File: flow/config.mk
export PLATFORM = sky130hd
export DESIGN_NAME = bnn_layer0
export DESIGN_NICKNAME = bnn_layer0
export VERILOG_FILES = /design/flow/design.v
export SDC_FILE = /design/flow/constraint.sdc
export NUM_CORES = 4
export LEC_CHECK = 0
export CAP_MARGIN = 20
export CORE_MARGIN = 2
export CORE_UTILIZATION = 51
export CTS_CLUSTER_SIZE = 100
export PLACE_DENSITY = 0.6
export SLEW_MARGIN = 20
File: flow/constraint.sdc
create_clock -name core_clock -period 3.08 [get_ports {clk}]
set_input_delay 0.6160 -clock core_clock [delete_from_list [all_inputs] [get_ports {clk}]]
set_output_delay 0.6160 -clock core_clock [all_outputs]
set_load 0.01 [all_outputs]
File: flow/design.v
`timescale 1ns / 1ps
module bnn_core #(
    parameter  STRIDE = 1,
    parameter  IN_CHANNEL = 3,
    parameter  OUT_CHANNEL = 3,
    parameter  WEGT_WIDTH = 3,
    parameter  IN_DATA_WIDTH = 28,
    parameter  IN_DATA_1CH = IN_DATA_WIDTH ** 2,
    parameter  IN_DATA_SIZE = IN_DATA_1CH * IN_CHANNEL,
    parameter  WEGT_1CH = WEGT_WIDTH ** 2,
    parameter  WEGT_SIZE = WEGT_1CH * IN_CHANNEL,
    parameter  WEGTS_SIZE = OUT_CHANNEL * WEGT_SIZE,
    parameter  OUT_DATA_WIDTH = (IN_DATA_WIDTH - WEGT_WIDTH) / STRIDE +1,
    parameter  OUT_DATA_1CH = OUT_DATA_WIDTH ** 2,
    parameter  OUT_DATA_SIZE = OUT_CHANNEL * OUT_DATA_1CH,
    parameter  NUM_BUF = WEGT_WIDTH * IN_CHANNEL,
    parameter CORE_DELAY = 5
)(
	input	wire	                    clk,
	input	wire	                    reset_n,
    input   wire [WEGT_SIZE -1: 0]      i_weight,       
    input   wire [IN_DATA_WIDTH -1:0]   i_data,         
    input   wire                        i_valid,
    input   wire [CORE_DELAY - 1 : 0]   i_calc_valid,
	output  reg                         o_valid,
	output  reg  [OUT_DATA_WIDTH -1: 0] o_result        
    );
reg [1 : 0] core_channel_cnt;
always @(posedge clk or negedge reset_n) begin
    if(!reset_n) begin
        core_channel_cnt <= 0;
    end
    else if(i_valid) begin
        if(core_channel_cnt == 2) begin
            core_channel_cnt <= 0;
        end
        else begin
            core_channel_cnt <= core_channel_cnt + 1;
        end
    end
    else begin
        core_channel_cnt <= 0;
    end
end
integer i, j;
reg [IN_DATA_WIDTH - 1 : 0] r_input_mem_data [NUM_BUF - 1 : 0];
always @(posedge clk or negedge reset_n) begin
	if(!reset_n) begin
		for(i = 0; i < NUM_BUF; i = i + 1) begin
			r_input_mem_data[i] <= {IN_DATA_WIDTH{1'b0}};
		end
	end
	else if(i_valid && core_channel_cnt == 0) begin		 
		for(i = 0; i < IN_CHANNEL; i = i + 1) begin
			r_input_mem_data[i * WEGT_WIDTH] 	    <= r_input_mem_data[i * WEGT_WIDTH + 1];
			r_input_mem_data[i * WEGT_WIDTH + 1] 	<= r_input_mem_data[i * WEGT_WIDTH + 2];
		end
		r_input_mem_data[2] <= i_data;
		r_input_mem_data[5] <= 0;
		r_input_mem_data[8] <= 0;
	end
	else if(i_valid) begin
		r_input_mem_data[core_channel_cnt * WEGT_WIDTH + 2] <= i_data;
	end
end
reg [WEGT_SIZE - 1 : 0] r_weight;
always @(posedge clk or negedge reset_n) begin
    if(!reset_n) begin
        r_weight <= {WEGT_SIZE{1'b0}};
    end
    else if(i_valid) begin
        r_weight <= i_weight;
    end
end
wire [WEGT_SIZE - 1 : 0] sliced_input [OUT_DATA_WIDTH - 1 : 0];
genvar a,b,c;
generate
	for(a = 0; a < OUT_DATA_WIDTH; a = a + 1) begin
		for(b = 0; b < IN_CHANNEL; b = b + 1) begin
			for(c = 0; c < WEGT_WIDTH; c = c + 1) begin
				assign sliced_input[a][(WEGT_SIZE - 1) - b * WEGT_1CH - c * WEGT_WIDTH -: WEGT_WIDTH] 
				= r_input_mem_data[b * WEGT_WIDTH + c][(IN_DATA_WIDTH - 1) - a -: WEGT_WIDTH];
			end
		end
	end
endgenerate
reg [WEGT_SIZE - 1 : 0 ] r_sliced_input [OUT_DATA_WIDTH - 1 : 0];
always @(posedge clk or negedge reset_n) begin
	if(!reset_n) begin
		for(i = 0; i < OUT_DATA_WIDTH; i = i + 1) begin
			r_sliced_input[i] <= {WEGT_SIZE{1'b0}};
		end
	end
	else if(i_calc_valid[1]) begin
		for(i = 0; i < OUT_DATA_WIDTH; i = i + 1) begin
			r_sliced_input[i] <= sliced_input[i];
		end
	end
end
wire [WEGT_SIZE - 1 : 0] xnor_result [OUT_DATA_WIDTH - 1 : 0];
genvar d;
generate
	for(d = 0; d < OUT_DATA_WIDTH; d = d + 1) begin
		assign xnor_result[d] = ~ (r_sliced_input[d] ^ r_weight);
	end
endgenerate
reg [WEGT_SIZE - 1 : 0] r_xnor_result [OUT_DATA_WIDTH - 1 : 0];
always @(posedge clk or negedge reset_n) begin
	if(!reset_n) begin
		for(i = 0; i < OUT_DATA_WIDTH; i = i + 1) begin
			r_xnor_result[i] <= {WEGT_SIZE{1'b0}};
		end
	end
	else if(i_calc_valid[2]) begin
		for(i = 0; i < OUT_DATA_WIDTH; i = i + 1) begin
			r_xnor_result[i] <= xnor_result[i];
		end
	end
end
reg [4 : 0] popcnt_result [OUT_DATA_WIDTH - 1 : 0];
always @(*) begin
	for(i = 0; i < OUT_DATA_WIDTH; i = i + 1) begin
		popcnt_result[i] = 0;
		for(j = 0; j < WEGT_SIZE; j = j + 1) begin
			popcnt_result[i] = popcnt_result[i] + r_xnor_result[i][j];
		end
	end
end
reg [4 : 0] r_popcnt_result [OUT_DATA_WIDTH - 1 : 0];
always @(posedge clk or negedge reset_n) begin
	if(!reset_n) begin
		for(i = 0; i < OUT_DATA_WIDTH; i = i + 1) begin
			r_popcnt_result[i] <= {WEGT_SIZE{1'b0}};
		end
	end
	else if(i_calc_valid[3]) begin
		for(i = 0; i < OUT_DATA_WIDTH; i = i + 1) begin
			r_popcnt_result[i] <= popcnt_result[i];
		end
	end
end
wire [OUT_DATA_WIDTH - 1 : 0] result;
genvar e;
generate
	for(e = 0; e < OUT_DATA_WIDTH; e = e + 1) begin
		assign result[(OUT_DATA_WIDTH - 1) - e] = (r_popcnt_result[e] << 1) > WEGT_SIZE ? 1 : 0;
	end
endgenerate
always @(posedge clk or negedge reset_n) begin
	if(!reset_n) begin
		o_result <= {WEGT_SIZE{1'b0}};
	end
	else if(i_calc_valid[4]) begin
		o_result <= result;
	end
end
always @(posedge clk or negedge reset_n) begin
    if(!reset_n) begin
        o_valid <= 0;
    end
    else begin
        o_valid <= i_calc_valid[4];
    end
end
endmodule
`timescale 1ns / 1ps
module bnn_layer
#(
	parameter CNT_BIT = 31,
	parameter IN_MEM_DWIDTH = 28,
	parameter IN_MEM_AWIDTH = 7,
	parameter IN_MEM_DEPTH  = 84,
	parameter WEGT_MEM_DWIDTH = 27,
	parameter WEGT_MEM_AWIDTH = 2,
	parameter WEGT_MEM_DEPTH  = 3,
	parameter OUT_MEM_DWIDTH = 26,
	parameter OUT_MEM_AWIDTH = 5,
	parameter OUT_MEM_DEPTH  = 78,
    parameter  STRIDE = 1,
    parameter  IN_CHANNEL = 3,
    parameter  OUT_CHANNEL = 3,
    parameter  WEGT_WIDTH = 3,
    parameter  IN_DATA_WIDTH = 28,
    parameter  IN_DATA_1CH = IN_DATA_WIDTH ** 2,
    parameter  IN_DATA_SIZE = IN_DATA_1CH * IN_CHANNEL,  
    parameter  WEGT_1CH = WEGT_WIDTH ** 2,
    parameter  WEGT_SIZE = WEGT_1CH * IN_CHANNEL,
    parameter  WEGTS_SIZE = OUT_CHANNEL * WEGT_SIZE,
    parameter  OUT_DATA_WIDTH = (IN_DATA_WIDTH - WEGT_WIDTH) / STRIDE +1,
    parameter  OUT_DATA_1CH = OUT_DATA_WIDTH ** 2,
    parameter  OUT_DATA_SIZE = OUT_CHANNEL * OUT_DATA_1CH,
    parameter  NUM_BUF = WEGT_WIDTH * IN_CHANNEL,
    parameter  STATE_WIDTH = 3,
    parameter  CORE_DELAY = 5
)
(
    input 				        clk,
    input 				        reset_n,
	input 				        i_run,
	input  [CNT_BIT-1:0]	    i_num_cnt,
	output   			        o_idle,
	output   			        o_read,
	output                      o_write,
	output  			        o_done,
	output[IN_MEM_AWIDTH-1:0] 	addr_input,
	output 				        ce_input,
	output 				        we_input,
	input [IN_MEM_DWIDTH-1:0]   q_input,
	output[IN_MEM_DWIDTH-1:0] 	d_input,
	output[WEGT_MEM_AWIDTH-1:0] addr_weight,
	output 				        ce_weight,
	output 				        we_weight,
	input [WEGT_MEM_DWIDTH-1:0] q_weight,
	output[WEGT_MEM_DWIDTH-1:0] d_weight,
    output[OUT_MEM_AWIDTH-1:0] 	addr_output,
	output 				        ce_output,
	output 				        we_output,
	input [OUT_MEM_DWIDTH-1:0]  q_output,
	output[OUT_MEM_DWIDTH-1:0] 	d_output
    );
localparam S_IDLE	= 2'b00;
localparam S_RUN	= 2'b01;
localparam S_DONE  	= 2'b10;
reg [1:0] c_state_read;  
reg [1:0] n_state_read;  
reg [1:0] c_state_write;  
reg [1:0] n_state_write;  
wire      is_write_start;
wire      calc_valid;
wire      out_channel_end;
wire      wegt_read;
wire      result_valid;
wire	  is_write_done;
wire	  is_read_done;
always @(posedge clk or negedge reset_n) begin
    if(!reset_n) begin
		c_state_read <= S_IDLE;
    end else begin
		c_state_read <= n_state_read;
    end
end
always @(posedge clk or negedge reset_n) begin
    if(!reset_n) begin
		c_state_write <= S_IDLE;
    end else begin
		c_state_write <= n_state_write;
    end
end
always @(*) 
begin
	n_state_read = c_state_read;  
	case(c_state_read)
	S_IDLE	: if(i_run)
				n_state_read = S_RUN;
	S_RUN   : if(is_read_done)
				n_state_read = S_DONE;
	S_DONE	: n_state_read 	 = S_IDLE;
	endcase
end 
always @(*) 
begin
	n_state_write = c_state_write;  
	case(c_state_write)
	S_IDLE	: if(is_write_start)
				n_state_write = S_RUN;
	S_RUN   : if(is_write_done)
				n_state_write = S_DONE;
	S_DONE	: n_state_write   = S_IDLE;
	endcase
end 
assign o_idle 		= (c_state_read == S_IDLE) && (c_state_write == S_IDLE);
assign o_read 		= (c_state_read == S_RUN);
assign o_write 		= (c_state_write == S_RUN);
assign o_done 		= (c_state_write == S_DONE);  
reg [CNT_BIT-1:0] num_cnt;
reg [3:0] o_write_cnt;
always @(posedge clk or negedge reset_n) begin
    if(!reset_n) begin
        num_cnt <= 0;  
    end else if (i_run) begin
        num_cnt <= i_num_cnt;
	end else if (o_done) begin
		num_cnt <= 0;
	end
end
reg [1:0] in_channel_cnt;
always @(posedge clk or negedge reset_n) begin	 
	if(!reset_n) begin
		in_channel_cnt <= 1;
	end
	else if(in_channel_cnt >= 2) begin
		in_channel_cnt <= 0;
	end
	else if(o_read) begin
		in_channel_cnt <= in_channel_cnt + 1;
	end
end
reg [2 : 0] out_channel_cnt;
always @(posedge clk or negedge reset_n) begin
	if(!reset_n) begin
		out_channel_cnt <= 0;
	end
	else if(out_channel_end) begin
		out_channel_cnt <= out_channel_cnt + 1;
	end
	else if(out_channel_cnt == OUT_CHANNEL) begin
		out_channel_cnt <= 0;
	end
end
reg [IN_DATA_WIDTH - 1 : 0] row_cnt;
always @(posedge clk or negedge reset_n) begin	
	if(!reset_n) begin
		row_cnt <= 0;
	end
	else if(row_cnt >= IN_DATA_WIDTH) begin
		row_cnt <= 0;
	end
	else if(o_read && in_channel_cnt == 2) begin
		row_cnt <= row_cnt + 1;
	end
end
reg [CORE_DELAY - 1 : 0] r_calc_valid;
always @(posedge clk or negedge reset_n) begin
	if(!reset_n) begin
		r_calc_valid <= {CORE_DELAY{1'b0}};
	end
	else begin
		r_calc_valid <= {r_calc_valid[CORE_DELAY - 2 : 0],{calc_valid}};
	end
end
reg [CNT_BIT-1:0] addr_cnt_read_input;
reg [CNT_BIT-1:0] addr_cnt_read_weight; 
reg [CNT_BIT-1:0] addr_cnt_write;
assign is_read_done  = o_read  && (out_channel_cnt == OUT_CHANNEL - 1) && out_channel_end ;
assign is_write_done = o_write && (addr_cnt_write == OUT_MEM_DEPTH - 1) && (|r_calc_valid == 0);
assign calc_valid	= o_read && (in_channel_cnt == 0) && (row_cnt > 2);
assign out_channel_end = (addr_cnt_read_input == IN_MEM_DEPTH - 1); 
assign wegt_read    = o_read && (out_channel_cnt > 0) && (in_channel_cnt == 0) &&(row_cnt == 2);
always @(posedge clk or negedge reset_n) begin
    if(!reset_n) begin
        addr_cnt_read_input <= 0;  
    end else if (is_read_done | out_channel_end) begin
        addr_cnt_read_input <= 0; 
    end else if (o_read) begin
        addr_cnt_read_input <= IN_DATA_WIDTH * in_channel_cnt + row_cnt;
	end
end
always @(posedge clk or negedge reset_n) begin
    if(!reset_n) begin
        addr_cnt_read_weight <= 0;  
    end else if (is_read_done) begin
        addr_cnt_read_weight <= 0; 
    end else if (wegt_read) begin
        addr_cnt_read_weight <= addr_cnt_read_weight + 1;
	end
end
always @(posedge clk or negedge reset_n) begin
    if(!reset_n) begin
        addr_cnt_write <= 0;  
    end else if (is_write_done) begin
        addr_cnt_write <= 0; 
    end else if (o_write && result_valid ) begin
        addr_cnt_write <= addr_cnt_write + 1;
	end
end
reg  r_valid;
always @(posedge clk or negedge reset_n) begin
    if(!reset_n) begin
        r_valid <= {IN_MEM_DWIDTH{1'b0}};  
    end else begin
	    r_valid <= o_read;  
    end
end
assign addr_input 	= addr_cnt_read_input;
assign ce_input 	= o_read;
assign we_input 	= 1'b0;  
assign d_input		= {IN_MEM_DWIDTH{1'b0}};  
wire [IN_MEM_DWIDTH - 1 : 0]    input_mem_data;
assign input_mem_data = q_input;
assign addr_weight 	= addr_cnt_read_weight;
assign ce_weight 	= o_read;    
assign we_weight 	= 1'b0;  
assign d_weight		= {IN_MEM_DWIDTH{1'b0}};  
wire [WEGT_MEM_DWIDTH - 1:0] 	weight_mem_data;
assign weight_mem_data = q_weight; 
wire [OUT_MEM_DWIDTH-1:0] w_result;
bnn_core #(
.WEGT_WIDTH     (WEGT_WIDTH),
.IN_DATA_WIDTH  (IN_DATA_WIDTH),
.STRIDE         (STRIDE),
.IN_CHANNEL     (IN_CHANNEL),
.OUT_CHANNEL    (OUT_CHANNEL)
) u_bnn_core (
.clk            (clk),
.reset_n        (reset_n),
.i_weight       (weight_mem_data),
.i_data         (input_mem_data),
.i_valid	    (r_valid),
.i_calc_valid   (r_calc_valid),
.o_valid        (result_valid),
.o_result       (w_result)
);
assign is_write_start = r_calc_valid[4];
assign addr_output 	= addr_cnt_write;
assign ce_output 	= o_write && result_valid;
assign we_output 	= o_write;
assign d_output		= w_result;
endmodule
module bnn_layer0 (
    input  wire        clk,
    input  wire        reset_n,
    input  wire        i_run,
    output wire        o_idle,
    output wire        o_done,
    output wire [6:0]  addr_input,
    output wire        ce_input,
    input  wire [27:0] q_input,
    output wire [1:0]  addr_weight,
    output wire        ce_weight,
    input  wire [26:0] q_weight,
    output wire [6:0]  addr_output,
    output wire        we_output,
    output wire [25:0] d_output
);
wire        w_read, w_write;
wire        w_we_input, w_we_weight, w_ce_output, w_we_output;
wire [27:0] w_d_input;
wire [26:0] w_d_weight;
bnn_layer #(
    .CNT_BIT         (31),
    .IN_MEM_DWIDTH   (28),
    .IN_MEM_AWIDTH   (7),
    .IN_MEM_DEPTH    (84),
    .WEGT_MEM_DWIDTH (27),
    .WEGT_MEM_AWIDTH (2),
    .WEGT_MEM_DEPTH  (3),
    .OUT_MEM_DWIDTH  (26),
    .OUT_MEM_AWIDTH  (7),
    .OUT_MEM_DEPTH   (78),
    .WEGT_WIDTH      (3),
    .IN_DATA_WIDTH   (28),
    .STRIDE          (1),
    .IN_CHANNEL      (3),
    .OUT_CHANNEL     (3)
) u_bnn_layer (
    .clk         (clk),
    .reset_n     (reset_n),
    .i_run       (i_run),
    .i_num_cnt   (31'd84),
    .o_idle      (o_idle),
    .o_read      (w_read),
    .o_write     (w_write),
    .o_done      (o_done),
    .addr_input  (addr_input),
    .ce_input    (ce_input),
    .we_input    (w_we_input),
    .q_input     (q_input),
    .d_input     (w_d_input),
    .addr_weight (addr_weight),
    .ce_weight   (ce_weight),
    .we_weight   (w_we_weight),
    .q_weight    (q_weight),
    .d_weight    (w_d_weight),
    .addr_output (addr_output),
    .ce_output   (w_ce_output),
    .we_output   (w_we_output),
    .q_output    (26'd0),
    .d_output    (d_output)
);
assign we_output = w_ce_output & w_we_output;
endmodule
File: flow/run.sh
#!/bin/bash
# the make line also repeats each setting of config.mk as NAME=value (left out here)
make -C /OpenROAD-flow-scripts/flow DESIGN_CONFIG=/design/flow/config.mk WORK_HOME=/design/flow/orfs CLKGATE_MAP_FILE= finish
==> results_dict.tcl, run 1 <==
# yosys + openroad results
set metrics [dict create \
    crit_cells 15 \
    rrSetupSlack_ns -2.01 \
    synth_area_per_cell_sq_um 11.8 \
    clk-power_mw 20.4 \
    num-nets-final 7750 \
    grt_pass1_vias 50149 \
    synth-async-reset-ratio_pct 100 \
    path_common_cell "fa_1" \
    ys_sh_mux_pct 12.5 \
    yosysCellCount 6621 \
    synth_cells 6621 \
    synth_cell_type_count 61 \
    synth.most_common_cell "dfrtp_1" \
    setup_ws_ns -2.01 \
    wirelength_microns 203000 \
    synthAoiAreaFrac_pct 5.00 \
    p_leak_nw 42.7 \
    intPower_mw 31.7 \
    die_h_microns 396 \
    cp_top_family "adder cells" \
    port_buffers 104 \
    worst_path_largest_cell_delay_ns 0.56 \
    die_w_microns 396 \
    grt_pass1_wl_microns 315000 \
    drt_iter0_drc 3185 \
    ys.warnings.count 7 \
    dp_hpwl_microns 133000 \
    ys.flops 1473 \
    pg_seq_mw 19.4 \
    outcome "complete, but fails checks" \
    flop_cell "dfrtp_1" \
    hp-class "in -> async" \
    netlist_logic_family_top "adder cells" \
    reg2reg_depth 15 \
    htree_levels 4 \
    edf_count 0 \
    swShare_pct 21.6 \
    worstReg2RegStart "u_bnn_layer.u_bnn_core.r_xnor_result[21][9]" \
    design.core.area_sq_um 152000 \
    fp_util_pct 51.5 \
    diodes 0 \
    clockPowerShare_pct 50.5 \
    grt_max_degree 181 \
    largest_area_cell "dfrtp_1" \
    top_level_ports 105 \
    clock_latency_ns 0.81 \
    warnings 54 \
    vias 47707 \
    die-area_sq_um 157000 \
    drc 0 \
    finalWorstPathRequiredPeriod_ns 5.09 \
    cpMaxStageDelayCell "fa_1" \
    maxPowerGroup "the clock network" \
    arrival_ns 5.76 \
    critPathRequiredTime_ns 3.75 \
    ant_nets 0 \
    r2r_end "u_bnn_layer.u_bnn_core.r_popcnt_result[21][4]" \
    worst_pin_slew_ns 1.11 \
    rsz0062_at_grt "true" \
    adder_share_pct 16.0 \
    check.faults "setup timing" \
    grt_use_total_pct 26.6 \
    ys_sh_xor_pct 9.29 \
    area_growth_pct 16.0 \
    cp-start-kind "flip-flop" \
    p_seq_share_pct 48.0 \
    vdd_ir_drop_max_mv 0.448 \
    antenna_found_initial 2 \
    avgRoutedWirePerCell_microns 22.2 \
    clk_pin_slew_ns 0.06 \
    timing.final.crit_share_pct 165 \
    cp-startpoint "u_bnn_layer.u_bnn_core.r_xnor_result[21][9]" \
    end_kind "flip-flop" \
    synth_seq_share_pct 47.0 \
    power_switching_mw 8.73 \
    synth_top_area_share_pct 46.9 \
    maxCapViolCount 0 \
    clock_sinks 1473 \
    crit_path_max_fanout 2 \
    critPathKind "reg -> reg" \
    yosys-top-cells-area "dfrtp_1 (47%), mux2_2 (12%), fa_1 (12%)" \
    setup_violations 104 \
    rows 143 \
    ys_area_sq_um 78400 \
    drt-pass1-iter-count 6 \
    cts.path.max_buffers 3 \
    final_cell_count_no_fill 9133 \
    skew_ns 0.0330 \
    numCtsBuffers 164 \
    syn_area_sq_um 78400 \
    place.gp.congestion 0.830 \
    placed_cells 8806 \
    final_util_pct 59.8 \
    gr-total-overflow 0 \
    slew_headroom_pct 25.9 \
    hold_violations 0 \
    simple_gate_share_pct 3.98 \
    powerDensity_nw_per_um2 444 \
    cts-root-buf "clkbuf_16" \
    viasPerCell 5.22 \
    cts_tree "built" \
    slew_violations 0 \
    top_cells_by_count "dfrtp_1 (1470), inv_1 (942), mux2_2 (854)" \
    cp-endpoint "u_bnn_layer.u_bnn_core.r_popcnt_result[21][4]" \
    pwr-share-comb_pct 1.6 \
    max_freq_mhz 196 \
    powerComb_uw 640 \
    critical_path_buf_inv_count 2 \
    crit_chain "fa_1, inv_2, fa_1, fa_1, fa_1, fa_1, fa_1, inv_1, ha_1, a21o_1, fa_2, a21o_1, a21oi_2, xnor2_1, mux2_2" \
]
## final cells by class
type,count,area [sq um]
Sequential cell,1473,36900
Tap cell,2030,2540
Timing Repair Buffer,483,4650
Fill cell,12544,61300
Clock buffer,249,4950
Inverter,942,3540
Multi-Input combinational cell,3906,37700
Clock inverter,50,656
## routing by layer
metal / routed length [microns] / vias up / GRT usage [%] / share of wire, %
met4: 4020 / 0 / 5.83 / 2.0
met5: 0 / - / 0 / 0
met3: 8790 / 224 / 3.72 / 4.3
li1: - / 21740 / - / -
met1: 98100 / 24892 / 40.4 / 48
met2: 91900 / 851 / 40.6 / 45
## what timing repair did
item                                    CTS  global route
pin swaps                                55            71
resized                                 105           106
hold buffers                              1             0
hold endpoints to repair                 38             0
endpoints found under the setup margin  104           104
setup buffers                            29            21
## through the flow
step	hold slack, ns	worst slack, ns	TNS, ns	area, sq um	total power [mW]
4_1_cts	0.374	-2.02	-180.10	90500	40.9
5_1_grt	0.404	-2.20	-194.32	91000	41.8
3_5_place_dp	0.429	-2.01	-178.81	84300	20.4
2_1_floorplan	0.320	-1.85	-157.82	78700	19.8
6_report	0.425	-2.01	-178.87	91000	40.4
3_3_place_gp	0.414	-1.96	-174.55	84300	20.4
==> run 2: changes to the inputs <==
Settings changed: CORE_UTILIZATION 51 to 40, CTS_CLUSTER_SIZE 100 to default.
Clock period 3.08 ns to 5.44 ns, I/O delays scaled along.
==> run 2 against run 1 <==
- now clean on timing, DRC and antenna
- maximum frequency is 1.6% lower
- routed wire length down 2.4%
- area after synthesis stayed put
- critical path depth increased by 2
- via count shrank 3.2%
- sequential power shrank 43%
- non-clock buffer count fell by 309
- core utilization down 15 points
- setup slack better by 2.3 ns
- register-to-register slack improved by 2.3 ns
- global-route usage is 6.3 points lower
- design area fell by 3.1%
- critical path type unchanged
- critical endpoint is now u_bnn_layer.u_bnn_core.r_popcnt_result[14][4]
- largest power group unchanged
==> results_dict.tcl, run 2 <==
# yosys + openroad results
set metrics [dict create \
    slew_headroom_pct 20.8 \
    postCtsSetupRepairBufs 0 \
    intPower_mw 18.1 \
    pg_seq_mw 11.0 \
    grt_pass1_wl_microns 305000 \
    avgRoutedWirePerCell_microns 21.0 \
    clk_pin_slew_ns 0.06 \
    ys_sh_xor_pct 9.29 \
    warnings 79 \
    clock_latency_ns 0.82 \
    worstReg2RegStart "u_bnn_layer.u_bnn_core.r_xnor_result[14][17]" \
    viasPerCell 4.90 \
    outcome "finished clean" \
    grt_max_degree 180 \
    vdd_ir_drop_max_mv 0.329 \
    finalWorstPathRequiredPeriod_ns 5.18 \
    drc 0 \
    rrSetupSlack_ns 0.26 \
    place.gp.congestion 0.810 \
    pwr-share-comb_pct 1.4 \
    design.core.area_sq_um 195000 \
    yosys-top-cells-area "dfrtp_1 (47%), mux2_2 (12%), fa_1 (12%)" \
    cts_tree "built" \
    simple_gate_share_pct 3.98 \
    synth_cells 6621 \
    reg2reg_depth 17 \
    port_buffers 104 \
    clk-power_mw 11.8 \
    slew_violations 0 \
    synth.most_common_cell "dfrtp_1" \
    ys.flops 1473 \
    ant_nets 0 \
    adder_share_pct 16.0 \
    vias 46158 \
    skew_ns 0.0334 \
    p_seq_share_pct 47.6 \
    synth-async-reset-ratio_pct 100 \
    power.total_mw 23.1 \
    rows 162 \
    maxCapViolCount 0 \
    grt_pass1_vias 48698 \
    final_design_area_no_fill_sq_um 88100 \
    top_cells_by_count "dfrtp_1 (1470), inv_1 (942), mux2_2 (854)" \
    edf_count 0 \
    end_kind "flip-flop" \
    die_w_microns 447 \
    ys_area_sq_um 78400 \
    critPathKind "reg -> reg" \
    die-area_sq_um 200000 \
    synth_cell_type_count 61 \
    logic_area_sq_um 36800 \
    worst_path_largest_cell_delay_ns 0.55 \
    die_h_microns 447 \
    r2r_end "u_bnn_layer.u_bnn_core.r_popcnt_result[14][4]" \
    syn_area_sq_um 78400 \
    antenna_found_initial 11 \
    nFillCells 17868 \
    yosysCellCount 6621 \
    synth_seq_share_pct 47.0 \
    crit_cells 17 \
    gr-total-overflow 0 \
    grt_use_total_pct 20.3 \
    powerDensity_nw_per_um2 262 \
    drt_iter0_drc 2795 \
    clockPowerShare_pct 51.0 \
    wirelength_microns 198000 \
    synth_area_per_cell_sq_um 11.8 \
    hold_violations 0 \
    setup_ws_ns 0.263 \
    top_level_ports 105 \
    cp-startpoint "u_bnn_layer.u_bnn_core.r_xnor_result[14][17]" \
    largest_area_cell "dfrtp_1" \
    cp_top_family "adder cells" \
    cts.path.max_buffers 3 \
    cp-endpoint "u_bnn_layer.u_bnn_core.r_popcnt_result[14][4]" \
    synthAoiAreaFrac_pct 5.00 \
    arrival_ns 5.87 \
    finalSetupTns_ns 0 \
    power_switching_mw 4.97 \
    synth_top_area_share_pct 46.9 \
    crit_path_max_fanout 2 \
    worst_pin_slew_ns 1.19 \
    seq_area_sq_um 36900 \
    cts-root-buf "clkbuf_16" \
    num-nets-final 7443 \
    numCtsBuffers 166 \
    p_leak_nw 41.1 \
    setup_violations 0 \
    area_growth_pct 12.4 \
    critPathRequiredTime_ns 6.14 \
    place_ws_ns 0.0783 \
    netlist_logic_family_top "adder cells" \
    clock_sinks 1473 \
    dp_hpwl_microns 127000 \
    max_freq_mhz 193 \
    critical_path_buf_inv_count 4 \
    cp-start-kind "flip-flop" \
    path_common_cell "fa_1" \
    fp_util_pct 40.3 \
    htree_levels 4 \
    hp-class "in -> async" \
    post_dp_cell_area_sq_um 82400 \
    cpMaxStageDelayCell "fa_1" \
    maxPowerGroup "the clock network" \
    ys_sh_mux_pct 12.5 \
    drt-pass1-iter-count 6 \
    swShare_pct 21.5 \
    crit_chain "fa_1, inv_1, fa_1, inv_1, fa_1, inv_1, fa_1, fa_1, fa_1, inv_1, ha_1, a21o_1, fa_1, a21o_1, a21oi_1, xnor2_1, mux2_2" \
    rsz0062_at_grt "false" \
    timing.final.crit_share_pct 95.2 \
    ys.warnings.count 7 \
    flop_cell "dfrtp_1" \
    powerComb_uw 320 \
]
[run 2: metal layers]
metal / wire length (microns) / GRT usage [%]
met1: 92100 / 28.5
met2: 91500 / 32.3
met3: 8750 / 3.40
met4: 5380 / 5.97
met5: 73 / 0
[run 2: timing repair]
action,in CTS,in global routing
endpoints found under the hold margin,0,0
resized,0,4
endpoints found under the setup margin,0,1
hold buffers,0,0
[run 2: through the flow]
step                util (%)  hold slack, ns  cells
floorplan                  -           0.352   6643
global placement        42.3           0.410   9119
detailed placement      42.3           0.434   9119
CTS                     45.2           0.222   9423
global route            45.2           0.259   9424
finish                  45.2           0.248   9425
[run 2: area by class of cell]
type,count,area share [%]
flip-flops and latches,1473,41.9
clock buffers,247,5.59
repair buffers,174,2.10
clock inverters,57,0.924
inverters,942,4.01
well taps,2624,3.73
diodes,2,0.00568
multi-input cells,3906,41.8
==> run 3: changes to the inputs <==
Settings changed: ABC_AREA from default to 0, CAP_MARGIN 20 to 0, CELL_PAD_IN_SITES_DETAIL_PLACEMENT from default to 1, CORE_ASPECT_RATIO from default to 0.53, CTS_CLUSTER_SIZE from default to 13, GPL_ROUTABILITY_DRIVEN from default to 0, MAX_ROUTING_LAYER from default to met4, MIN_ROUTING_LAYER from default to met2, PLACE_DENSITY 0.6 to default, PLACE_DENSITY_LB_ADDON from default to 0.13, SETUP_SLACK_MARGIN from default to 0.41.
Clock period 5.44 ns to 5.88 ns, I/O delays scaled along.
==> run 3 against run 2 <==
- global-route usage grew 18 points
- area after synthesis is the same
- clock-buffer cell count down 20
- sequential share of layout area increased by 0.19 points
- clock power decreased by 9%
- design area is 0.46% lower
- worst hold slack better by 0.034 ns
- non-clock buffer count is 11 higher
- register-to-register slack better by 0.27 ns
- cell count about the same
- via count is 42% higher
- core utilization fell by 0.26 points
- largest cell class unchanged
- highest routed layer is now met4
==> results_dict.tcl, run 3 <==
# yosys + openroad results
set metrics [dict create \
    powerDensity_nw_per_um2 241 \
    critPathRequiredTime_ns 6.61 \
    flop_cell "dfrtp_1" \
    hold_violations 0 \
    synth_cell_type_count 61 \
    die_h_microns 326 \
    path_common_cell "fa_1" \
    postCtsHoldBufs 0 \
    clock_latency_ns 0.86 \
    outcome "finished clean" \
    simple_gate_share_pct 3.98 \
    logic_area_sq_um 36900 \
    final_cell_count_no_fill 9429 \
    seq_area_sq_um 36900 \
    grt_pass1_vias 80678 \
    cp_top_family "adder cells" \
    clockPowerShare_pct 50.5 \
    vias 65510 \
    ys_area_sq_um 78400 \
    cpMaxStageDelayCell "fa_2" \
    ant_nets 0 \
    synth_top_area_share_pct 46.9 \
    wl_met1_microns 0 \
    synth_cells 6621 \
    warnings 58 \
    port_buffers 104 \
    clock_sinks 1473 \
    synth.most_common_cell "dfrtp_1" \
    drc 0 \
    worst_pin_slew_ns 1.24 \
    synth-async-reset-ratio_pct 100 \
    drt-pass1-iter-count 6 \
    finalSetupTns_ns 0 \
    placed_cells 9145 \
    cts-root-buf "clkbuf_16" \
    dp_hpwl_microns 153000 \
    r2r_end "u_bnn_layer.u_bnn_core.r_popcnt_result[3][4]" \
    maxCapViolCount 0 \
    cts.path.max_buffers 4 \
    crit_path_max_fanout 2 \
    skew_ns 0.0527 \
    netlist_logic_family_top "adder cells" \
    swShare_pct 23.4 \
    yosys-top-cells-area "dfrtp_1 (47%), mux2_2 (12%), fa_1 (12%)" \
    fp_util_pct 40.2 \
    critical_path_buf_inv_count 3 \
    ys.warnings.count 7 \
    top_layer "met4" \
    worstReg2RegStart "u_bnn_layer.u_bnn_core.r_xnor_result[3][3]" \
    p_seq_share_pct 48.0 \
    power.total_mw 21.1 \
    p_leak_nw 40.8 \
    met2_length_microns 114000 \
    grt_use_total_pct 38.3 \
    crit_chain "inv_1, fa_2, fa_1, fa_1, fa_1, fa_1, fa_1, inv_1, ha_1, a21oi_2, fa_1, inv_1, a21o_1, a21oi_1, xnor2_1, mux2_2" \
    end_kind "flip-flop" \
    clk-power_mw 10.7 \
    synth_area_per_cell_sq_um 11.8 \
    edf_count 0 \
    synth_seq_share_pct 47.0 \
    adder_share_pct 16.0 \
    pg_seq_mw 10.2 \
    crit_cells 16 \
    top_level_ports 105 \
    max_freq_mhz 187 \
    critPathKind "reg -> reg" \
    area_growth_pct 11.8 \
    post_dp_cell_area_sq_um 82400 \
    cp-startpoint "u_bnn_layer.u_bnn_core.r_xnor_result[3][3]" \
    power_switching_mw 4.95 \
    rrSetupSlack_ns 0.53 \
    cts_tree "built" \
    wirelength_microns 241000 \
    num-nets-final 7446 \
    finalWorstPathRequiredPeriod_ns 5.35 \
    reg2reg_depth 16 \
    timing.final.crit_share_pct 91.0 \
    die_w_microns 612 \
    nFillCells 20432 \
    largest_area_cell "dfrtp_1" \
    intPower_mw 16.2 \
    cp-start-kind "flip-flop" \
    ys.flops 1473 \
    antenna_found_initial 2 \
    clk_pin_slew_ns 0.07 \
    hp-class "in -> async" \
    vdd_ir_drop_max_mv 0.252 \
    grt_max_degree 195 \
    viasPerCell 6.95 \
    rsz0062_at_grt "true" \
    design.core.area_sq_um 195000 \
    ys_sh_mux_pct 12.5 \
    worst_path_largest_cell_delay_ns 0.75 \
    top_cells_by_count "dfrtp_1 (1470), inv_1 (942), mux2_2 (854)" \
    htree_levels 4 \
    drt_iter0_drc 6675 \
    die-area_sq_um 200000 \
    syn_area_sq_um 78400 \
    yosysCellCount 6621 \
    synthAoiAreaFrac_pct 5.00 \
    arrival_ns 6.08 \
    powerComb_uw 322 \
    grt_pass1_wl_microns 362000 \
    cp-endpoint "u_bnn_layer.u_bnn_core.r_popcnt_result[3][4]" \
    avgRoutedWirePerCell_microns 25.6 \
    ys_sh_xor_pct 9.29 \
    setup_violations 0 \
    rows 118 \
    maxPowerGroup "the clock network" \
    slew_violations 0 \
    pwr-share-comb_pct 1.5 \
    slew_headroom_pct 17.0 \
    final_design_area_no_fill_sq_um 87700 \
    routed-wl-met3_microns 117000 \
    numCtsBuffers 158 \
    gr-total-overflow 0 \
]
-- run 3: per-stage QoR --
step                utilization (%)  hold WS (ns)  setup WS (ns)
floorplan                         -         0.352          0.750
global placement               42.3         0.416          0.354
detailed placement             42.3         0.415          0.347
CTS                            44.9         0.273          0.428
global route                   45.0         0.298          0.373
finish                         45.0         0.282          0.532
-- run 3: per-layer routing --
metal	GRT usage (%)	vias to the layer above
met5	-	-
met4	4.62	0
met3	57.3	941
met2	39.1	19822
met1	-	23851
li1	-	20896
-- run 3: final cells by class --
type                            instances  share of cell area, %
Antenna cell                           17                 0.0485
Clock buffer                          227                   5.28
Clock inverter                         39                  0.600
Inverter                              942                   4.03
Multi-Input combinational cell       3906                   42.0
Sequential cell                      1473                   42.1
Tap cell                             2640                   3.77
Timing Repair Buffer                  185                   2.18
-- run 3: timing repair --
item / CTS / global route
gates resized: 2 / 20
pin swaps: 2 / 9
setup endpoints to repair: 1 / 12
buffers inserted: 0 / 1
==> run 4: changes to the inputs <==
Settings changed: ABC_AREA 0 to default, CAP_MARGIN 0 to 20, CELL_PAD_IN_SITES_DETAIL_PLACEMENT 1 to default, CORE_ASPECT_RATIO 0.53 to default, CORE_UTILIZATION 40 to 66, CTS_CLUSTER_SIZE 13 to 45, GPL_ROUTABILITY_DRIVEN 0 to default, MAX_ROUTING_LAYER met4 to default, MIN_ROUTING_LAYER met2 to default, PLACE_DENSITY from default to 0.6, PLACE_DENSITY_LB_ADDON 0.13 to default, SETUP_SLACK_MARGIN 0.41 to default.
Clock period 5.88 ns to 4.76 ns, I/O delays scaled along.
==> run 4 against run 3 <==
- the layout now fails its checks (setup timing)
- cell count is 10% lower
- global-route usage is 5.6 points lower
- routed wire length is 20% lower
- combinational power is 15% higher
- register-to-register slack worse by 0.88 ns
- non-clock buffer count is 132 higher
- maximum frequency is 4.6% higher
- die area is 39% lower
- first-iteration DRC count is 51% lower
- via count is 28% lower
- critical endpoint is now u_bnn_layer.u_bnn_core.r_popcnt_result[15][4]
==> results_dict.tcl, run 4 <==
# yosys + openroad results
set metrics [dict create \
    arrival_ns 5.77 \
    synth_top_area_share_pct 46.9 \
    design.core.area_sq_um 118000 \
    adder_share_pct 16.0 \
    clk_pin_slew_ns 0.06 \
    rrSetupSlack_ns -0.35 \
    maxPowerGroup "the clock network" \
    critical_path_buf_inv_count 4 \
    cp-start-kind "flip-flop" \
    grt_use_total_pct 32.7 \
    critPathRequiredTime_ns 5.42 \
    drt_iter0_drc 3294 \
    rows 126 \
    worstReg2RegStart "u_bnn_layer.u_bnn_core.r_xnor_result[15][17]" \
    yosysCellCount 6621 \
    end_kind "flip-flop" \
    hold_slack_ns 0.164 \
    grt_max_degree 218 \
    flop_cell "dfrtp_1" \
    clk-power_mw 12.8 \
    p_leak_nw 41.7 \
    maxCapViolCount 0 \
    grt_pass1_wl_microns 299000 \
    vdd_ir_drop_max_mv 0.298 \
    setup_ws_ns -0.353 \
    viasPerCell 5.61 \
    synth.most_common_cell "dfrtp_1" \
    reg2reg_depth 17 \
    slew_headroom_pct 19.9 \
    largest_area_cell "dfrtp_1" \
    crit_cells 17 \
    setup_violations 69 \
    hold_violations 0 \
    check.faults "setup timing" \
    grt_pass1_vias 49327 \
    cp_top_family "adder cells" \
    pwr-share-comb_pct 1.4 \
    ys.flops 1473 \
    wirelength_microns 192000 \
    intPower_mw 20.3 \
    port_buffers 104 \
    cts-root-buf "clkbuf_16" \
    synth-async-reset-ratio_pct 100 \
    warnings 72 \
    powerComb_uw 370 \
    syn_area_sq_um 78400 \
    ant_nets 0 \
    synthAoiAreaFrac_pct 5.00 \
    vias 47487 \
    crit_chain "fa_1, inv_1, fa_1, inv_2, fa_1, inv_1, fa_1, fa_1, fa_1, inv_1, ha_1, a21o_1, fa_2, a21o_1, a21oi_2, xnor2_1, mux2_4" \
    synth_seq_share_pct 47.0 \
    path_common_cell "fa_1" \
    htree_levels 4 \
    die-area_sq_um 122000 \
    antenna_found_initial 2 \
    top_cells_by_count "dfrtp_1 (1470), inv_1 (942), mux2_2 (854)" \
    max_freq_mhz 196 \
    gr-total-overflow 0 \
    r2r_end "u_bnn_layer.u_bnn_core.r_popcnt_result[15][4]" \
    numCtsBuffers 156 \
    slew_violations 0 \
    ys_sh_mux_pct 12.5 \
    outcome "complete, but fails checks" \
    die_w_microns 349 \
    worst_path_largest_cell_delay_ns 0.54 \
    ys.warnings.count 7 \
    cpMaxStageDelayCell "fa_1" \
    ys_area_sq_um 78400 \
    postCtsHoldBufs 0 \
    fp_util_pct 66.5 \
    clock_latency_ns 0.79 \
    avgRoutedWirePerCell_microns 22.7 \
    yosys-top-cells-area "dfrtp_1 (47%), mux2_2 (12%), fa_1 (12%)" \
    num-nets-final 7576 \
    netlist_logic_family_top "adder cells" \
    synth_cell_type_count 61 \
    cts_tree "built" \
    cp-startpoint "u_bnn_layer.u_bnn_core.r_xnor_result[15][17]" \
    final_util_pct 75.2 \
    drt-pass1-iter-count 5 \
    cp-endpoint "u_bnn_layer.u_bnn_core.r_popcnt_result[15][4]" \
    place.gp.congestion 0.838 \
    timing.final.crit_share_pct 107 \
    area_growth_pct 13.1 \
    swShare_pct 21.2 \
    top_level_ports 105 \
    simple_gate_share_pct 3.98 \
    skew_ns 0.0223 \
    cts.path.max_buffers 3 \
    hp-class "in -> async" \
    clockPowerShare_pct 49.7 \
    crit_path_max_fanout 2 \
    power.total_mw 25.7 \
    powerDensity_nw_per_um2 290 \
    p_seq_share_pct 48.8 \
    synth_cells 6621 \
    worst_pin_slew_ns 1.20 \
    dp_hpwl_microns 126000 \
    clock_sinks 1473 \
    die_h_microns 349 \
    power_switching_mw 5.44 \
    finalWorstPathRequiredPeriod_ns 5.11 \
    pg_seq_mw 12.5 \
    critPathKind "reg -> reg" \
    edf_count 0 \
    drc 0 \
    rsz0062_at_grt "true" \
    synth_area_per_cell_sq_um 11.8 \
    ys_sh_xor_pct 9.29 \
]
==> run 4: cell type report <==
type	count	area, sq um
fillers	8003	29200
multi-input cells	3906	37800
clock buffers	239	4790
repair buffers	317	3060
clock inverters	51	627
inverters	942	3540
diodes	1	2.50
flip-flops and latches	1473	36900
well taps	1536	1920
==> run 4: routing by layer <==
layer	wire [microns]	vias up	GRT usage, %
met5	14	-	0
met4	5310	2	9.45
met3	9400	280	4.66
met2	90800	1044	51.7
met1	86900	24757	47.8
li1	-	21404	-
==> run 4: timing repair <==
action,CTS,global route
pin swaps,68,100
buffers inserted,30,30
gates resized,101,136
endpoints found under the setup margin,65,98
==> run 4: metrics by stage <==
stage	setup WS, ns	setup TNS [ns]	std cells	area (sq um)
after CTS	-0.346	-9.31	8456	88000
final	-0.353	-10.03	8465	88700
after floorplan	-0.171	-2.46	6643	78700
after global routing	-0.516	-22.12	8464	88700
after global placement	-0.304	-5.90	8141	82000
after detailed placement	-0.343	-9.07	8141	82000
==> run 5: changes to the inputs <==
Settings changed: ABC_AREA from default to 0, CORE_UTILIZATION 66 to 48, CTS_CLUSTER_SIZE 45 to default, GPL_ROUTABILITY_DRIVEN from default to 0, MIN_ROUTING_LAYER from default to met1, PLACE_DENSITY 0.6 to default.
Clock period 4.76 ns to 7.94 ns, I/O delays scaled along.
==> run 5 against run 4 <==
- flip-flop count stayed put
- sequential power is about 40% lower
- design area is 1.8% lower
- worst hold slack better by 0.28 ns
- power is 40% lower
- global-route usage is 8.6 points lower
- non-clock buffer count is 146 lower
- sequential share of layout area is 0.74 points higher
- setup slack better by 2.9 ns
- via count is 2.8% lower
- the run now finishes clean
- critical path type unchanged
==> results_dict.tcl, run 5 <==
# yosys + openroad results
set metrics [dict create \
    worst_path_largest_cell_delay_ns 0.55 \
    critPathRequiredTime_ns 8.62 \
    crit_cells 18 \
    synth_seq_share_pct 47.0 \
    skew_ns 0.0238 \
    critPathKind "reg -> reg" \
    postCtsSetupRepairBufs 0 \
    vdd_ir_drop_max_mv 0.169 \
    finalSetupTns_ns 0 \
    postCtsHoldBufs 0 \
    slew_headroom_pct 25.7 \
    ys.warnings.count 7 \
    maxCapViolCount 0 \
    final_design_area_no_fill_sq_um 87100 \
    syn_area_sq_um 78400 \
    fp_util_pct 48.2 \
    min-delay-start "u_bnn_layer.c_state_read[1]" \
    hold_violations 0 \
    ys_sh_mux_pct 12.5 \
    netlist_logic_family_top "adder cells" \
    timing.final.crit_share_pct 67.3 \
    avgRoutedWirePerCell_microns 21.8 \
    path_common_cell "fa_1" \
    worst_pin_slew_ns 1.11 \
    yosysCellCount 6621 \
    hp-class "reg -> reg" \
    final_cell_count_no_fill 8964 \
    largest_area_cell "dfrtp_1" \
    synthAoiAreaFrac_pct 5.00 \
    crit_chain "fa_1, inv_1, fa_1, inv_1, fa_1, inv_1, fa_1, fa_1, fa_1, inv_1, ha_1, a21oi_1, fa_1, inv_1, a21o_1, a21oi_1, xnor2_1, mux2_2" \
    ctsResizeCount 0 \
    pwr-share-comb_pct 1.4 \
    cts-root-buf "clkbuf_16" \
    flop_cell "dfrtp_1" \
    die-area_sq_um 167000 \
    powerDensity_nw_per_um2 177 \
    cts.path.max_buffers 3 \
    gr-total-overflow 0 \
    yosys-top-cells-area "dfrtp_1 (47%), mux2_2 (12%), fa_1 (12%)" \
    clockPowerShare_pct 50.0 \
    setup_ws_ns 2.59 \
    power_switching_mw 3.34 \
    top_level_ports 105 \
    intPower_mw 12.1 \
    warnings 60 \
    rrSetupSlack_ns 2.59 \
    p_seq_share_pct 48.7 \
    grt_max_degree 219 \
    cpMaxStageDelayCell "fa_1" \
    ys_area_sq_um 78400 \
    placed_cells 8667 \
    reg2reg_depth 18 \
    cts_tree "built" \
    viasPerCell 5.15 \
    vias 46163 \
    antenna_found_initial 6 \
    logic_area_sq_um 36800 \
    p_leak_nw 40.9 \
    synth_cell_type_count 61 \
    die_h_microns 408 \
    clk-power_mw 7.72 \
    place_ws_ns 2.60 \
    ys_sh_xor_pct 9.29 \
    pg_seq_mw 7.52 \
    maxPowerGroup "the clock network" \
    top_cells_by_count "dfrtp_1 (1470), inv_1 (942), mux2_2 (854)" \
    ys.flops 1473 \
    powerComb_uw 214 \
    drt_iter0_drc 3043 \
    simple_gate_share_pct 3.98 \
    cp-endpoint "u_bnn_layer.u_bnn_core.r_popcnt_result[7][4]" \
    outcome "finished clean" \
    design.core.area_sq_um 163000 \
    die_w_microns 408 \
    rows 148 \
    dp_hpwl_microns 123000 \
    synth-async-reset-ratio_pct 100 \
    cp_top_family "adder cells" \
    num-nets-final 7439 \
    clk_pin_slew_ns 0.06 \
    nFillCells 14178 \
    setup_violations 0 \
    adder_share_pct 16.0 \
    whs_path_depth 1 \
    post_dp_cell_area_sq_um 81600 \
    synth.most_common_cell "dfrtp_1" \
    seq_area_sq_um 36900 \
    crit_path_max_fanout 2 \
    r2r_end "u_bnn_layer.u_bnn_core.r_popcnt_result[7][4]" \
    slew_violations 0 \
    area_growth_pct 11.1 \
    diodes 0 \
    finalWorstPathRequiredPeriod_ns 5.35 \
    drt-pass1-iter-count 5 \
    synth_cells 6621 \
    arrival_ns 6.03 \
    numCtsBuffers 165 \
    clock_latency_ns 0.79 \
    ant_nets 0 \
    drc 0 \
    max_freq_mhz 187 \
    rsz0062_at_grt "false" \
    grt_use_total_pct 24.1 \
    grt_pass1_vias 48743 \
    worstReg2RegStart "u_bnn_layer.u_bnn_core.r_xnor_result[7][17]" \
    hold_end "u_bnn_layer.c_state_read[0]" \
    grt_pass1_wl_microns 305000 \
    cp-startpoint "u_bnn_layer.u_bnn_core.r_xnor_result[7][17]" \
    synth_top_area_share_pct 46.9 \
    htree_levels 4 \
    end_kind "flip-flop" \
    clock_sinks 1473 \
    cp-start-kind "flip-flop" \
    critical_path_buf_inv_count 5 \
    wirelength_microns 196000 \
    port_buffers 104 \
    edf_count 0 \
    swShare_pct 21.6 \
    synth_area_per_cell_sq_um 11.8 \
]
run 5: stage by stage:
step                      hold WS [ns]  utilization (%)  power, mW
after detailed placement         0.422             50.2       7.88
after floorplan                  0.352                -       7.67
after global routing             0.463             53.6       16.0
final                            0.443             53.6       15.5
after global placement           0.420             50.2       7.88
after CTS                        0.445             53.6       15.6
run 5: per-layer routing:
metal / vias to the layer above / part of all wire (%) / track usage, %
met5: - / 0.014 / 0
li1: 21122 / - / -
met3: 241 / 3.8 / 3.12
met2: 747 / 46 / 37.7
met4: 4 / 1.9 / 5.28
met1: 24049 / 49 / 36.1
run 5: area by class of cell:
cell class	instances	area share [%]
inverter	942	4.06
clock inverter	57	0.719
sequential	1473	42.4
timing repair buffer	171	1.95
clock buffer	240	5.57
tap	2175	3.12
multi-input combinational	3906	42.2
==> run 6: changes to the inputs <==
Settings changed: ABC_AREA 0 to default, CORE_ASPECT_RATIO from default to 0.92, CORE_UTILIZATION 48 to 72, CTS_CLUSTER_SIZE from default to 87, GPL_ROUTABILITY_DRIVEN 0 to default, MIN_ROUTING_LAYER met1 to default, PLACE_DENSITY from default to 0.66, SETUP_SLACK_MARGIN from default to 1.17.
Clock period 7.94 ns to 4.55 ns, I/O delays scaled along.
==> run 6 against run 5 <==
- now fails the layout checks on setup timing
- global-route usage up 12 points
- area after synthesis unchanged
- core utilization up 28 points
- design area up 1.7%
- critical path depth down 1
- sequential share of layout area down 0.67 points
- routed wire length down 1.1%
- maximum frequency up 4.3%
- highest routed layer is now met4
==> results_dict.tcl, run 6 <==
# yosys + openroad results
set metrics [dict create \
    port_buffers 104 \
    avgRoutedWirePerCell_microns 23.2 \
    ant_nets 0 \
    critical_path_buf_inv_count 4 \
    clockPowerShare_pct 49.2 \
    cp_top_family "adder cells" \
    design.core.area_sq_um 108000 \
    cts-root-buf "clkbuf_16" \
    adder_share_pct 16.0 \
    die_h_microns 321 \
    clk-power_mw 13.1 \
    worst_pin_slew_ns 1.21 \
    simple_gate_share_pct 3.98 \
    power.total_mw 26.6 \
    ys.flops 1473 \
    drt_iter0_drc 4155 \
    r2r_end "u_bnn_layer.u_bnn_core.r_popcnt_result[9][4]" \
    synthAoiAreaFrac_pct 5.00 \
    critPathKind "reg -> reg" \
    check.faults "setup timing" \
    cpMaxStageDelayCell "fa_1" \
    hp-class "in -> async" \
    setup_ws_ns -0.577 \
    final_design_area_no_fill_sq_um 88600 \
    crit_path_max_fanout 2 \
    setup_violations 104 \
    final_cell_count_no_fill 8347 \
    rsz0062_at_grt "true" \
    die_w_microns 348 \
    powerDensity_nw_per_um2 300 \
    worstReg2RegStart "u_bnn_layer.u_bnn_core.r_xnor_result[9][17]" \
    powerComb_uw 395 \
    yosys-top-cells-area "dfrtp_1 (47%), mux2_2 (12%), fa_1 (12%)" \
    placed_cells 8023 \
    nFillCells 6346 \
    flop_cell "dfrtp_1" \
    cp-start-kind "flip-flop" \
    pg_seq_mw 13.1 \
    drt-pass1-iter-count 5 \
    max_freq_mhz 195 \
    diodes 0 \
    gr-total-overflow 0 \
    slew_headroom_pct 19.0 \
    vdd_ir_drop_max_mv 0.384 \
    htree_levels 4 \
    timing.final.crit_share_pct 113 \
    synth-async-reset-ratio_pct 100 \
    critPathRequiredTime_ns 5.19 \
    synth_cells 6621 \
    top_cells_by_count "dfrtp_1 (1470), inv_1 (942), mux2_2 (854)" \
    cts.path.max_buffers 3 \
    ys_sh_mux_pct 12.5 \
    skew_ns 0.0216 \
    synth_area_per_cell_sq_um 11.8 \
    synth_cell_type_count 61 \
    viasPerCell 5.81 \
    path_common_cell "fa_1" \
    synth.most_common_cell "dfrtp_1" \
    place_ws_ns -0.555 \
    cts_tree "built" \
    syn_area_sq_um 78400 \
    finalWorstPathRequiredPeriod_ns 5.13 \
    rrSetupSlack_ns -0.58 \
    antenna_found_initial 2 \
    hold_violations 0 \
    ys.warnings.count 7 \
    ys_area_sq_um 78400 \
    grt_max_degree 178 \
    swShare_pct 21.2 \
    synth_top_area_share_pct 46.9 \
    end_kind "flip-flop" \
    intPower_mw 21.0 \
    grt_pass1_wl_microns 301000 \
    slew_violations 0 \
    p_seq_share_pct 49.3 \
    worst_path_largest_cell_delay_ns 0.54 \
    clock_latency_ns 0.77 \
    cp-startpoint "u_bnn_layer.u_bnn_core.r_xnor_result[9][17]" \
    arrival_ns 5.77 \
    post_dp_cell_area_sq_um 81900 \
    reg2reg_depth 17 \
    vias 48516 \
    p_leak_nw 41.7 \
    numCtsBuffers 152 \
    ys_sh_xor_pct 9.29 \
    yosysCellCount 6621 \
    maxPowerGroup "sequential cells" \
    crit_chain "fa_1, inv_1, fa_1, inv_1, fa_1, inv_1, fa_1, fa_1, fa_1, inv_1, ha_1, a21o_1, fa_2, a21o_1, a21oi_2, xnor2_1, mux2_4" \
    largest_area_cell "dfrtp_1" \
    top_level_ports 105 \
    clock_sinks 1473 \
    netlist_logic_family_top "adder cells" \
    outcome "complete, but fails checks" \
    rows 116 \
    grt_use_total_pct 35.7 \
    die-area_sq_um 112000 \
    drc 0 \
    pwr-share-comb_pct 1.5 \
    edf_count 0 \
    warnings 64 \
    postCtsHoldBufs 0 \
    place.gp.congestion 0.861 \
    crit_cells 17 \
    power_switching_mw 5.64 \
    dp_hpwl_microns 123000 \
    cp-endpoint "u_bnn_layer.u_bnn_core.r_popcnt_result[9][4]" \
    num-nets-final 7583 \
    synth_seq_share_pct 47.0 \
    clk_pin_slew_ns 0.06 \
    grt_pass1_vias 50679 \
    wirelength_microns 194000 \
    area_growth_pct 13.0 \
    maxCapViolCount 0 \
    fp_util_pct 72.3 \
]
-- run 6: cell type report --
cell class | instances | area [sq um] | area share, %
multi-input cells | 3906 | 37800 | 42.7
clock buffers | 225 | 4570 | 5.16
inverters | 942 | 3540 | 3.99
well taps | 1416 | 1770 | 2.00
clock inverters | 57 | 702 | 0.792
flip-flops and latches | 1473 | 36900 | 41.7
repair buffers | 328 | 3230 | 3.64
-- run 6: repair_timing --
item	in CTS	in global routing
hold endpoints to repair	0	0
pin swaps	32	55
gates cloned	0	0
setup buffers	32	10
endpoints found under the setup margin	104	104
resized	101	134
-- run 6: stage by stage --
stage	utilization (%)	setup TNS [ns]	hold slack, ns
6_report	81.7	-31.05	0.125
5_1_grt	81.7	-45.60	0.185
4_1_cts	81.1	-29.72	0.149
3_5_place_dp	75.6	-27.15	0.429
3_3_place_gp	75.6	-20.22	0.410
2_1_floorplan	-	-8.38	0.352
-- run 6: per-layer routing --
metal  vias to the layer above  part of all wire (%)  wire [microns]  track usage, %
met5                         -                     0               0               0
met4                         0                   2.9            5640            10.1
met3                       350                   6.9           13400            6.28
met2                      1495                    47           90800            55.5
met1                     25286                    43           83800            52.6
li1                      21385                     -               -               -
==> run 7: changes to the inputs <==
Settings changed: CORE_ASPECT_RATIO 0.92 to default, CTS_CLUSTER_SIZE 87 to 13, PLACE_DENSITY 0.66 to default, PLACE_DENSITY_LB_ADDON from default to 0.18, SETUP_SLACK_MARGIN 1.17 to 1.18.
Clock period 4.55 ns to 4.46 ns, I/O delays scaled along.
==> run 7 against run 6 <==
- still fails the layout checks on setup timing
- critical endpoint is now u_bnn_layer.u_bnn_core.r_popcnt_result[18][4]
- synthesized cell count is the same
- first-iteration DRC count shrank 4.5%
- die area is essentially flat
- design area shrank 0.57%
- combinational power shrank 2%
- area after synthesis is the same
==> results_dict.tcl, run 7 <==
# yosys + openroad results
set metrics [dict create \
    port_buffers 104 \
    cts.path.max_buffers 3 \
    worst_path_largest_cell_delay_ns 0.55 \
    seq_area_sq_um 37000 \
    maxCapViolCount 0 \
    path_common_cell "fa_1" \
    vdd_ir_drop_max_mv 0.389 \
    ys_sh_mux_pct 12.5 \
    crit_cells 17 \
    cts_tree "built" \
    clockPowerShare_pct 48.9 \
    top_level_ports 105 \
    ys.warnings.count 7 \
    pg_seq_mw 13.4 \
    crit_path_max_fanout 2 \
    grt_pass1_wl_microns 304000 \
    clk_pin_slew_ns 0.06 \
    cp-start-kind "flip-flop" \
    numCtsBuffers 154 \
    p_seq_share_pct 49.7 \
    synth_area_per_cell_sq_um 11.8 \
    hold_violations 0 \
    skew_ns 0.0235 \
    setup_ws_ns -0.788 \
    arrival_ns 5.89 \
    cp-endpoint "u_bnn_layer.u_bnn_core.r_popcnt_result[18][4]" \
    yosysCellCount 6621 \
    drc 0 \
    synth-async-reset-ratio_pct 100 \
    logic_area_sq_um 37700 \
    grt_pass1_vias 52470 \
    die_w_microns 334 \
    syn_area_sq_um 78400 \
    pwr-share-comb_pct 1.4 \
    maxPowerGroup "sequential cells" \
    final_cell_count_no_fill 8313 \
    warnings 88 \
    clk-power_mw 13.2 \
    check.faults "setup timing" \
    cts-root-buf "clkbuf_16" \
    worst_pin_slew_ns 1.17 \
    max_freq_mhz 191 \
    critPathKind "reg -> reg" \
    ys.flops 1473 \
    drt_iter0_drc 3968 \
    postCtsHoldBufs 0 \
    critical_path_buf_inv_count 4 \
    synth.most_common_cell "dfrtp_1" \
    ant_nets 0 \
    post_dp_cell_area_sq_um 81800 \
    timing.final.crit_share_pct 118 \
    p_leak_nw 41.4 \
    flop_cell "dfrtp_1" \
    crit_chain "fa_1, inv_1, fa_1, inv_1, fa_1, inv_2, fa_1, fa_1, fa_1, inv_1, ha_1, a21o_1, fa_2, a21o_1, a21oi_2, xnor2_1, mux2_2" \
    critPathRequiredTime_ns 5.10 \
    synth_cell_type_count 61 \
    largest_area_cell "dfrtp_1" \
    intPower_mw 21.2 \
    finalSetupTns_ns -38.86 \
    simple_gate_share_pct 3.98 \
    drt-pass1-iter-count 5 \
    area_growth_pct 12.3 \
    hold_slack_ns 0.106 \
    synth_seq_share_pct 47.0 \
    fp_util_pct 72.4 \
    synth_cells 6621 \
    gr-total-overflow 0 \
    antenna_found_initial 3 \
    final_design_area_no_fill_sq_um 88100 \
    num-nets-final 7552 \
    placed_cells 7996 \
    rsz0062_at_grt "true" \
    top_cells_by_count "dfrtp_1 (1470), inv_1 (942), mux2_2 (854)" \
    hp-class "in -> async" \
    synth_top_area_share_pct 46.9 \
    grt_use_total_pct 36.2 \
    design.core.area_sq_um 108000 \
    ys_sh_xor_pct 9.29 \
    r2r_end "u_bnn_layer.u_bnn_core.r_popcnt_result[18][4]" \
    htree_levels 4 \
    dp_hpwl_microns 119000 \
    setup_violations 104 \
    end_kind "flip-flop" \
    outcome "complete, but fails checks" \
    swShare_pct 21.3 \
    die_h_microns 334 \
    adder_share_pct 16.0 \
    avgRoutedWirePerCell_microns 23.7 \
    nFillCells 5935 \
    power_switching_mw 5.75 \
    synthAoiAreaFrac_pct 5.00 \
    slew_headroom_pct 21.8 \
    slew_violations 0 \
    cp_top_family "adder cells" \
    reg2reg_depth 17 \
    edf_count 0 \
    powerDensity_nw_per_um2 306 \
    worstReg2RegStart "u_bnn_layer.u_bnn_core.r_xnor_result[18][17]" \
    grt_max_degree 183 \
    cpMaxStageDelayCell "fa_1" \
    viasPerCell 5.92 \
    cp-startpoint "u_bnn_layer.u_bnn_core.r_xnor_result[18][17]" \
    wirelength_microns 197000 \
    die-area_sq_um 112000 \
    clock_sinks 1473 \
    rows 121 \
    vias 49214 \
    finalWorstPathRequiredPeriod_ns 5.25 \
    place.gp.congestion 0.857 \
    netlist_logic_family_top "adder cells" \
    rrSetupSlack_ns -0.79 \
    power.total_mw 27.0 \
    yosys-top-cells-area "dfrtp_1 (47%), mux2_2 (12%), fa_1 (12%)" \
    powerComb_uw 389 \
    clock_latency_ns 0.78 \
    ys_area_sq_um 78400 \
]
[run 7: final cells by class]
| cell class | instances | share of cell area (%) |
|---|---|---|
| diodes | 1 | 0.00284 |
| clock buffers | 227 | 5.19 |
| clock inverters | 55 | 0.690 |
| inverters | 942 | 4.01 |
| multi-input cells | 3906 | 42.8 |
| flip-flops and latches | 1473 | 42.0 |
| well taps | 1414 | 2.01 |
| repair buffers | 295 | 3.33 |
[run 7: timing repair]
item | 4_1_cts | 5_1_grt
buffers inserted | 22 | 12
pin swaps | 28 | 35
gates resized | 101 | 99
cloned | 0 | 0
endpoints found under the setup margin | 104 | 104
[run 7: layer usage]
layer,up-vias,share of wire [%],global-route usage (%)
met5,-,0,0
met3,522,7.7,6.99
met2,1804,47,57.5
met1,25558,40,49.4
met4,0,4.8,16.0
li1,21330,-,-
[run 7: stage by stage]
| stage | setup WS, ns | util, % |
|---|---|---|
| 2_1_floorplan | -0.470 | - |
| 3_3_place_gp | -0.586 | 75.5 |
| 3_5_place_dp | -0.704 | 75.5 |
| 4_1_cts | -0.720 | 80.8 |
| 5_1_grt | -0.868 | 81.3 |
| 6_report | -0.788 | 81.3 |
==> run 8: changes to the inputs <==
Settings changed: CELL_PAD_IN_SITES_GLOBAL_PLACEMENT from default to 0, CORE_ASPECT_RATIO from default to 0.89, CTS_CLUSTER_DIAMETER from default to 191, CTS_CLUSTER_SIZE 13 to 22, PLACE_DENSITY from default to 0.95, PLACE_DENSITY_LB_ADDON 0.18 to default, SETUP_SLACK_MARGIN 1.18 to 0.76, TNS_END_PERCENT from default to 100.
Clock period 4.46 ns to 5.14 ns, I/O delays scaled along.
==> run 8 against run 7 <==
- still fails the layout checks on setup timing
- maximum frequency decreased by 5.7%
- clock power is 48% lower
- combinational power shrank 13%
- cell count down 2.4%
- sequential share of layout area increased by 1.7 points
- power down 30%
- first-iteration DRC count increased by 100%
- clock skew increased by 0.025 ns
- critical path type unchanged
- largest cell class unchanged
- highest routed layer is now met5
==> results_dict.tcl, run 8 <==
# yosys + openroad results
set metrics [dict create \
    die_h_microns 315 \
    worstReg2RegStart "u_bnn_layer.u_bnn_core.r_xnor_result[4][17]" \
    rrSetupSlack_ns -0.42 \
    setup_ws_ns -0.424 \
    synth-async-reset-ratio_pct 100 \
    drt_iter0_drc 8104 \
    gr-total-overflow 0 \
    cts_tree "built" \
    swShare_pct 22.6 \
    maxCapViolCount 0 \
    synth_cells 6621 \
    hold_slack_ns 0.252 \
    top_cells_by_count "dfrtp_1 (1470), inv_1 (942), mux2_2 (854)" \
    grt_max_degree 217 \
    flop_cell "dfrtp_1" \
    ys_area_sq_um 78400 \
    synthAoiAreaFrac_pct 5.00 \
    check.faults "setup timing" \
    reg2reg_depth 18 \
    num-nets-final 7416 \
    arrival_ns 6.22 \
    synth_seq_share_pct 47.0 \
    wirelength_microns 238000 \
    rows 114 \
    cp-start-kind "flip-flop" \
    synth.most_common_cell "dfrtp_1" \
    synth_area_per_cell_sq_um 11.8 \
    fp_util_pct 72.4 \
    clk_pin_slew_ns 0.10 \
    syn_area_sq_um 78400 \
    yosysCellCount 6621 \
    cp-endpoint "u_bnn_layer.u_bnn_core.r_popcnt_result[4][4]" \
    area_growth_pct 7.76 \
    placed_cells 7936 \
    dp_hpwl_microns 131000 \
    r2r_end "u_bnn_layer.u_bnn_core.r_popcnt_result[4][4]" \
    cts-root-buf "clkbuf_16" \
    ys.flops 1473 \
    p_leak_nw 39.6 \
    p_seq_share_pct 61.8 \
    crit_cells 18 \
    pwr-share-comb_pct 1.8 \
    timing.final.crit_share_pct 108 \
    viasPerCell 6.71 \
    powerDensity_nw_per_um2 222 \
    simple_gate_share_pct 3.98 \
    avgRoutedWirePerCell_microns 29.3 \
    clk-power_mw 6.84 \
    netlist_logic_family_top "adder cells" \
    warnings 70 \
    end_kind "flip-flop" \
    htree_levels 3 \
    yosys-top-cells-area "dfrtp_1 (47%), mux2_2 (12%), fa_1 (12%)" \
    hp-class "in -> async" \
    adder_share_pct 16.0 \
    slew_headroom_pct 18.2 \
    antenna_found_initial 7 \
    edf_count 0 \
    rsz0062_at_grt "true" \
    ys_sh_mux_pct 12.5 \
    clock_sinks 1473 \
    outcome "complete, but fails checks" \
    design.core.area_sq_um 108000 \
    post_dp_cell_area_sq_um 81000 \
    intPower_mw 14.5 \
    clockPowerShare_pct 36.4 \
    max_freq_mhz 180 \
    drt-pass1-iter-count 9 \
    drc 0 \
    grt_pass1_vias 57269 \
    numCtsBuffers 76 \
    cp_top_family "adder cells" \
    clock_latency_ns 0.76 \
    worst_path_largest_cell_delay_ns 0.78 \
    ys_sh_xor_pct 9.29 \
    grt_pass1_wl_microns 342000 \
    vias 54466 \
    crit_chain "fa_1, inv_1, fa_1, inv_2, fa_1, inv_1, fa_2, fa_1, fa_1, inv_2, ha_4, a21oi_4, fa_2, inv_1, a21o_1, a21oi_2, xnor2_1, mux2_2" \
    crit_path_max_fanout 2 \
    die-area_sq_um 112000 \
    slew_violations 0 \
    maxPowerGroup "sequential cells" \
    ant_nets 0 \
    pg_seq_mw 11.6 \
    die_w_microns 354 \
    path_common_cell "fa_1" \
    finalWorstPathRequiredPeriod_ns 5.56 \
    synth_top_area_share_pct 46.9 \
    final_design_area_no_fill_sq_um 84500 \
    place.gp.congestion 0.903 \
    setup_violations 31 \
    ys.warnings.count 7 \
    postCtsHoldBufs 0 \
    grt_use_total_pct 41.0 \
    critical_path_buf_inv_count 5 \
    vdd_ir_drop_max_mv 0.218 \
    port_buffers 104 \
    worst_pin_slew_ns 1.23 \
    critPathRequiredTime_ns 5.79 \
    power_switching_mw 4.24 \
    cpMaxStageDelayCell "fa_1" \
    synth_cell_type_count 61 \
    cts.path.max_buffers 3 \
    final_cell_count_no_fill 8116 \
    finalSetupTns_ns -5.19 \
    largest_area_cell "dfrtp_1" \
    top_level_ports 105 \
    cp-startpoint "u_bnn_layer.u_bnn_core.r_xnor_result[4][17]" \
    powerComb_uw 340 \
    skew_ns 0.0489 \
    critPathKind "reg -> reg" \
    hold_violations 0 \
]
[run 8: layer usage]
metal	vias to the layer above	routed length, microns	global-route usage, %
li1	20944	-	-
met1	26852	75900	50.3
met2	4763	104000	61.9
met3	1894	33800	13.2
met4	13	23700	29.5
met5	-	187	0
[run 8: metrics by stage]
step	util [%]	total power [mW]	worst slack, ns
after detailed placement	74.8	12.2	-0.106
after floorplan	-	11.8	0.210
after global placement	74.8	12.2	0.0974
after CTS	77.5	18.6	-0.115
final	78.1	18.8	-0.424
after global routing	78.1	19.2	-0.425
[run 8: cell type report]
cell class              count  area (sq um)
inverters                 942          3540
flip-flops and latches   1473         36900
repair buffers            237          2370
diodes                      3          7.51
multi-input cells        3906         37700
fillers                  5045         23700
clock buffers             105          2120
well taps                1450          1810
[run 8: repair_timing]
item                                    CTS  global route
buffers inserted                         41            31
pin swaps                                71            87
endpoints found under the setup margin  104           104
resized                                 105            96
Power figures rest on the tool's default switching activity, not on a simulated workload.
